Setup of job 532:
// my_fifo
module my_fifo #(
                   parameter DATA_W           = 128      ,         
                   parameter DEPTH            = 16     ,         
                   parameter UPP_TH           = 4      ,         
                   parameter LOW_TH           = 2                
                )
                (
                   input                   clk         ,         
                   input                   rstn        ,         
                   input                   i_wren      ,         
                   input  [DATA_W - 1 : 0] i_wrdata    ,         
                   output                  o_alm_full  ,         
                   output                  o_full      ,         
                   input                   i_rden      ,         
                   output [DATA_W - 1 : 0] o_rddata    ,         
                   output                  o_alm_empty ,         
                   output                  o_empty               
                );
logic [DATA_W - 1        : 0] data_rg [DEPTH] ;         
logic [$clog2(DEPTH) - 1 : 0] wrptr_rg        ;         
logic [$clog2(DEPTH) - 1 : 0] rdptr_rg        ;         
logic [$clog2(DEPTH)     : 0] dcount_rg       ;         
logic                         wren_s          ;         
logic                         rden_s          ;         
  ...
For scale: roughly 5700 cells after synthesis, roughly 260 I/O pins, roughly 92000 sq um of cells after synthesis.
export LEC_CHECK = 0
export CAP_MARGIN = 20
export CELL_PAD_IN_SITES_DETAIL_PLACEMENT = 0
export CORE_ASPECT_RATIO = 1.04
export CORE_MARGIN = 2
export CORE_UTILIZATION = 72
export CTS_CLUSTER_SIZE = 58
export GPL_ROUTABILITY_DRIVEN = 1
export PLACE_DENSITY_LB_ADDON = 0.0
export SETUP_SLACK_MARGIN = 0.78
export SLEW_MARGIN = 20
export TNS_END_PERCENT = 60
create_clock -name core_clock -period 2.64 [get_ports {clk}]
run.sh (not shown) runs the stock make flow with config.mk's settings and CLKGATE_MAP_FILE=.
From the logs: job 532 reached the end of the flow and failed the layout checks with setup timing.
For job 8074, these inputs were changed with respect to job 532:
- removing SETUP_SLACK_MARGIN (formerly 0.78)
- removing TNS_END_PERCENT (formerly 60)
- removing PLACE_DENSITY_LB_ADDON (formerly 0.0)
- removing CORE_ASPECT_RATIO (formerly 1.04)
- setting PLACE_DENSITY to 0.6 for the first time
- removing GPL_ROUTABILITY_DRIVEN (formerly 1)
- removing CELL_PAD_IN_SITES_DETAIL_PLACEMENT (formerly 0)
- changing CORE_UTILIZATION from 72 to 47
- removing CTS_CLUSTER_SIZE (formerly 58)
- changing the clock period (ns, I/O delays scaled along) from 2.64 to 4.44
Notes after the runs:
Job 8074 went all the way through synthesis, placement and routing and the layout is clean on timing, DRC and antenna. Met2 layer wire length in the routed design (higher): job 532. Job 8074 ends up with a total power that is 0.038 W lower than in job 532. Final weighted congestion in routability-driven placement ended up 11% lower on job 8074 than on job 532. The final reports for job 8074 and job 532 show routed wire length lower in the former. NOTE: placement-stage cell area in job 8074 falls short of that of job 532. Worst hold slack: job 8074 vs job 532 up 350 ps. Compared job 8074 against job 532; average cell area after synthesis within noise. Across both runs, arrival time at the worst endpoint was higher for job 8074 than for job 532. Lower count of buffer and inverter cells on the critical path was reported by job 8074, not job 532.
Here is what was changed in the inputs of job 5108 compared with job 8074.
- CORE_UTILIZATION changed from 47 to 45
- the clock period (ns, I/O delays scaled along) changed from 4.44 to 4.5
## What came out
- Job 8074 -> job 5108: site row count increased slightly
- In the reports for job 5108 and job 8074, the smaller path depth of the worst reg2reg path belongs to job 5108.
- Job 5108: done, clean on timing, DRC and antenna
- Job 5108 ended up with o_rddata[69] as its last element of the critical path; job 8074 ended up with o_rddata[85].
- Side by side, ratio of final minimum period to clock period turned out higher in job 5108 than in job 8074.
- Maximum number of pins on one net before global-route repair: job 5108 vs job 8074 identical
- Job 5108 vs job 8074: initial antenna violation count down by a few percent
- From job 8074 to job 5108 the numbers moved as follows: wire length has decreased; met1 routing resource usage after global routing dropped 1.4 points; worst setup slack decreased 47 ps; number of resized instances in the post-cts repair step decreased 4.
What job 4971 does differently from job 5108 at the input level:
- PLACE_DENSITY no longer set, was 0.6
- CTS_CLUSTER_SIZE now 25, previously not set
- SETUP_SLACK_MARGIN now -0.17, previously not set
- TNS_END_PERCENT now 5, previously not set
- CTS_CLUSTER_DIAMETER now 375, previously not set
- CORE_UTILIZATION now 72, was 45
- the clock period (ns, I/O delays scaled along) now 2.47, was 4.5
## What came out
Although it ran to completion, job 4971 produced a layout that fails the final checks because of setup timing.
Summary — clock network power consumption, job 4971 relative to job 5108: higher, by about 3%.
Higher post-DP HPWL goes to job 4971 over job 5108.
Job 4971 ended up with a lower part of the power in the clock network than job 5108 did.
A slowest cell on the critical path of mux4_2 is what job 4971 shows, while dfxtp_4 belongs to job 5108.


## run A
Starting RTL as in the previous note.
Design my_fifo, start of the top module:
module my_fifo #(
                   parameter DATA_W           = 128      ,         
                   parameter DEPTH            = 16     ,         
                   parameter UPP_TH           = 4      ,         
                   parameter LOW_TH           = 2                
                )
                (
                   input                   clk         ,         
                   input                   rstn        ,         
                   input                   i_wren      ,         
                   input  [DATA_W - 1 : 0] i_wrdata    ,         
                   output                  o_alm_full  ,         
                   output                  o_full      ,         
                   input                   i_rden      ,         
                   output [DATA_W - 1 : 0] o_rddata    ,         
                   output                  o_alm_empty ,         
                   output                  o_empty               
                );
export LEC_CHECK = 0
export ABC_AREA = 1
export CAP_MARGIN = 20
export CELL_PAD_IN_SITES_DETAIL_PLACEMENT = 0
export CELL_PAD_IN_SITES_GLOBAL_PLACEMENT = 1
export CORE_ASPECT_RATIO = 0.75
export CORE_MARGIN = 2
export CORE_UTILIZATION = 69
export CTS_CLUSTER_SIZE = 78
export GPL_ROUTABILITY_DRIVEN = 1
export HOLD_SLACK_MARGIN = 0.26
export MIN_ROUTING_LAYER = met2
export PLACE_DENSITY_LB_ADDON = 0.0
export SETUP_SLACK_MARGIN = 0.28
export SLEW_MARGIN = 20
create_clock -name core_clock -period 3.45 [get_ports {clk}]
Seen in the log of run A: FLW-0024 during global placement without I/O, after which the run never completed.
> inputs changed (run A -> run B)
==> flow/config.mk <==
export PLATFORM = sky130hd
export DESIGN_NAME = my_fifo
export DESIGN_NICKNAME = my_fifo
export VERILOG_FILES = /design/flow/design.v
export SDC_FILE = /design/flow/constraint.sdc
export NUM_CORES = 4
export LEC_CHECK = 0
export CAP_MARGIN = 20
export CORE_MARGIN = 2
export CORE_UTILIZATION = 60
export PLACE_DENSITY = 0.6
export SLEW_MARGIN = 20
==> flow/constraint.sdc <==
create_clock -name core_clock -period 2.98 [get_ports {clk}]
set_input_delay 0.5960 -clock core_clock [delete_from_list [all_inputs] [get_ports {clk}]]
set_output_delay 0.5960 -clock core_clock [all_outputs]
set_load 0.01 [all_outputs]
### Flow results
- Layout checks on run B: not met. Flow itself completed; violations: setup timing.
- On fraction of the core area occupied by cells at floorplan: run B sits below run A.
- Going from run A to run B, the mux contribution to synthesized area was found to have gone up by 13 points.
- [compare] base=run A new=run B: row count up 22%, chip area up about 12%.
[inputs] run C vs run B
diff --git a/flow/config.mk b/flow/config.mk
--- a/flow/config.mk
+++ b/flow/config.mk
@@ -9,4 +9,8 @@
 export CORE_MARGIN = 2
-export CORE_UTILIZATION = 60
+export CORE_UTILIZATION = 70
+export CTS_CLUSTER_SIZE = 86
+export HOLD_SLACK_MARGIN = -0.09
+export MAX_ROUTING_LAYER = met4
 export PLACE_DENSITY = 0.6
+export SETUP_SLACK_MARGIN = 0.41
 export SLEW_MARGIN = 20
==> flow/constraint.sdc <==
create_clock -name core_clock -period 4.25 [get_ports {clk}]
set_input_delay 0.8500 -clock core_clock [delete_from_list [all_inputs] [get_ports {clk}]]
set_output_delay 0.8500 -clock core_clock [all_outputs]
set_load 0.01 [all_outputs]
- Run C was carried through to the last stage, and its layout satisfied the timing, design-rule and antenna checks.
- [run C vs run B] number of cells on the critical path: lower in run C
- Detail-routed net length per standard cell delta for run C relative to run B: 3.4% higher
- Compared with run B, in run C violation count after the first detailed-route iteration now sits higher; final-layout worst hold slack now larger; wire length down 8100 µm; clock network power share increased by 0.3 points relative to the old numbers; number of well taps saw a decrease.
- Run C vs run B: clock buffer count in the final layout down in run C
- Changes observed in run C relative to run B: mean number of vias per cell now sits higher, die size decreased by about 14% relative to the old numbers.


my_fifo again, from the RTL that the note above started with.
// my_fifo
module my_fifo #(
                   parameter DATA_W           = 128      ,         
                   parameter DEPTH            = 16     ,         
                   parameter UPP_TH           = 4      ,         
                   parameter LOW_TH           = 2                
                )
                (
                   input                   clk         ,         
                   input                   rstn        ,         
                   input                   i_wren      ,         
                   input  [DATA_W - 1 : 0] i_wrdata    ,         
                   output                  o_alm_full  ,         
                   output                  o_full      ,         
                   input                   i_rden      ,         
                   output [DATA_W - 1 : 0] o_rddata    ,         
                   output                  o_alm_empty ,         
                   output                  o_empty               
                );
logic [DATA_W - 1        : 0] data_rg [DEPTH] ;         
  ...
Settings: LEC_CHECK=0, ABC_AREA=1, CAP_MARGIN=20, CORE_MARGIN=2, CORE_UTILIZATION=72, CTS_CLUSTER_DIAMETER=365, CTS_CLUSTER_SIZE=14, HOLD_SLACK_MARGIN=0.29, PLACE_DENSITY=0.65, SETUP_SLACK_MARGIN=-0.16, SLEW_MARGIN=20; clock period 2.47 ns.
The first run finished but failed the layout checks on setup timing.
Change:
- ABC_AREA: 1 -> default
- CORE_UTILIZATION: 72 -> 71
- CTS_CLUSTER_DIAMETER: 365 -> 375
- CTS_CLUSTER_SIZE: 14 -> 25
- HOLD_SLACK_MARGIN: 0.29 -> default
- PLACE_DENSITY: 0.65 -> default
- SETUP_SLACK_MARGIN: -0.16 -> default
- TNS_END_PERCENT: default -> 5
=> The new run ran to the end with violations: setup timing. Setup slack degrades by 0.041 ns. Cell area fell by a few percent. Total power goes down by about a fifth. Non-clock buffer count drops by 43. Count of clock-buffer cells in the layout shrinks by 74. Flip-flop count does not change. Hold slack got worse by 0.21 ns.
Change:
- ABC_AREA: default -> 1
- CORE_UTILIZATION: 71 -> 72
- CTS_CLUSTER_DIAMETER: 375 -> 93
- CTS_CLUSTER_SIZE: 25 -> 10
- PLACE_DENSITY: default -> 0.42
- TNS_END_PERCENT: 5 -> default
The new run completed, yet does not pass: setup timing.
Via count came out higher by well over a third.
Cell area came out higher by a few percent.
Worst setup slack improved by 0.045 ns.
Change:
- ABC_AREA: 1 -> default
- CORE_UTILIZATION: 72 -> 45
- CTS_CLUSTER_DIAMETER: 93 -> default
- CTS_CLUSTER_SIZE: 10 -> default
- PLACE_DENSITY: 0.42 -> 0.6
- clock period: 2.47 -> 4.44 ns (I/O delays scaled with it)
After rerunning: Now the flow ran to the end with no violations. Design area is lower by 7.3%. Routed wire length is lower by 19%. Sequential cell count is unchanged. Combinational power is lower by 73%. Via count is lower by 37%. Power is lower by about 50%. First-iteration DRC count is lower by 61%.
Change:
- CAP_MARGIN: 20 -> 25
- CELL_PAD_IN_SITES_DETAIL_PLACEMENT: default -> 1
- CORE_ASPECT_RATIO: default -> 1.28
- HOLD_SLACK_MARGIN: default -> -0.09
- MAX_ROUTING_LAYER: default -> met4
- PLACE_DENSITY: 0.6 -> default
- PLACE_DENSITY_LB_ADDON: default -> 0.04
- clock period: 4.44 -> 3.72 ns (I/O delays scaled with it)
The new run produced a layout that fails on setup timing.
Worst setup slack got worse by 0.090 ns.
Routed wire length came out higher by about 14%.
Global-route usage came out higher by 4.6 points.
Sequential power came out higher by 19%.
Design area came out higher by 4.5%.
Utilization came out higher by 2.2 points.
Via count came out higher by about 6%.
Register-to-register slack got worse by 0.17 ns.
Die size hardly moves.
First-iteration DRC count came out lower by about 2.4%.
Change:
- ABC_AREA: default -> 1
- CAP_MARGIN: 25 -> 0
- CELL_PAD_IN_SITES_DETAIL_PLACEMENT: 1 -> default
- CORE_ASPECT_RATIO: 1.28 -> default
- CORE_UTILIZATION: 45 -> 72
- CTS_CLUSTER_DIAMETER: default -> 93
- CTS_CLUSTER_SIZE: default -> 10
- HOLD_SLACK_MARGIN: -0.09 -> default
- MAX_ROUTING_LAYER: met4 -> default
- PLACE_DENSITY: default -> 0.42
- PLACE_DENSITY_LB_ADDON: 0.04 -> default
- SETUP_SLACK_MARGIN: default -> 0.16
- clock period: 3.72 -> 2.47 ns (I/O delays scaled with it)
=> The new run completed and failed the layout checks on setup timing; total power grows by 67%; register-to-register slack degrades by 0.50 ns; first-iteration DRC count goes up by 140%; synthesized area rises by 2.8%; cell area went up by 2.5%; utilization came out higher by 33 points; sequential power went up by 51%; die area is lower by 35%.
Power figures rest on the tool's default switching activity, not on a simulated workload.
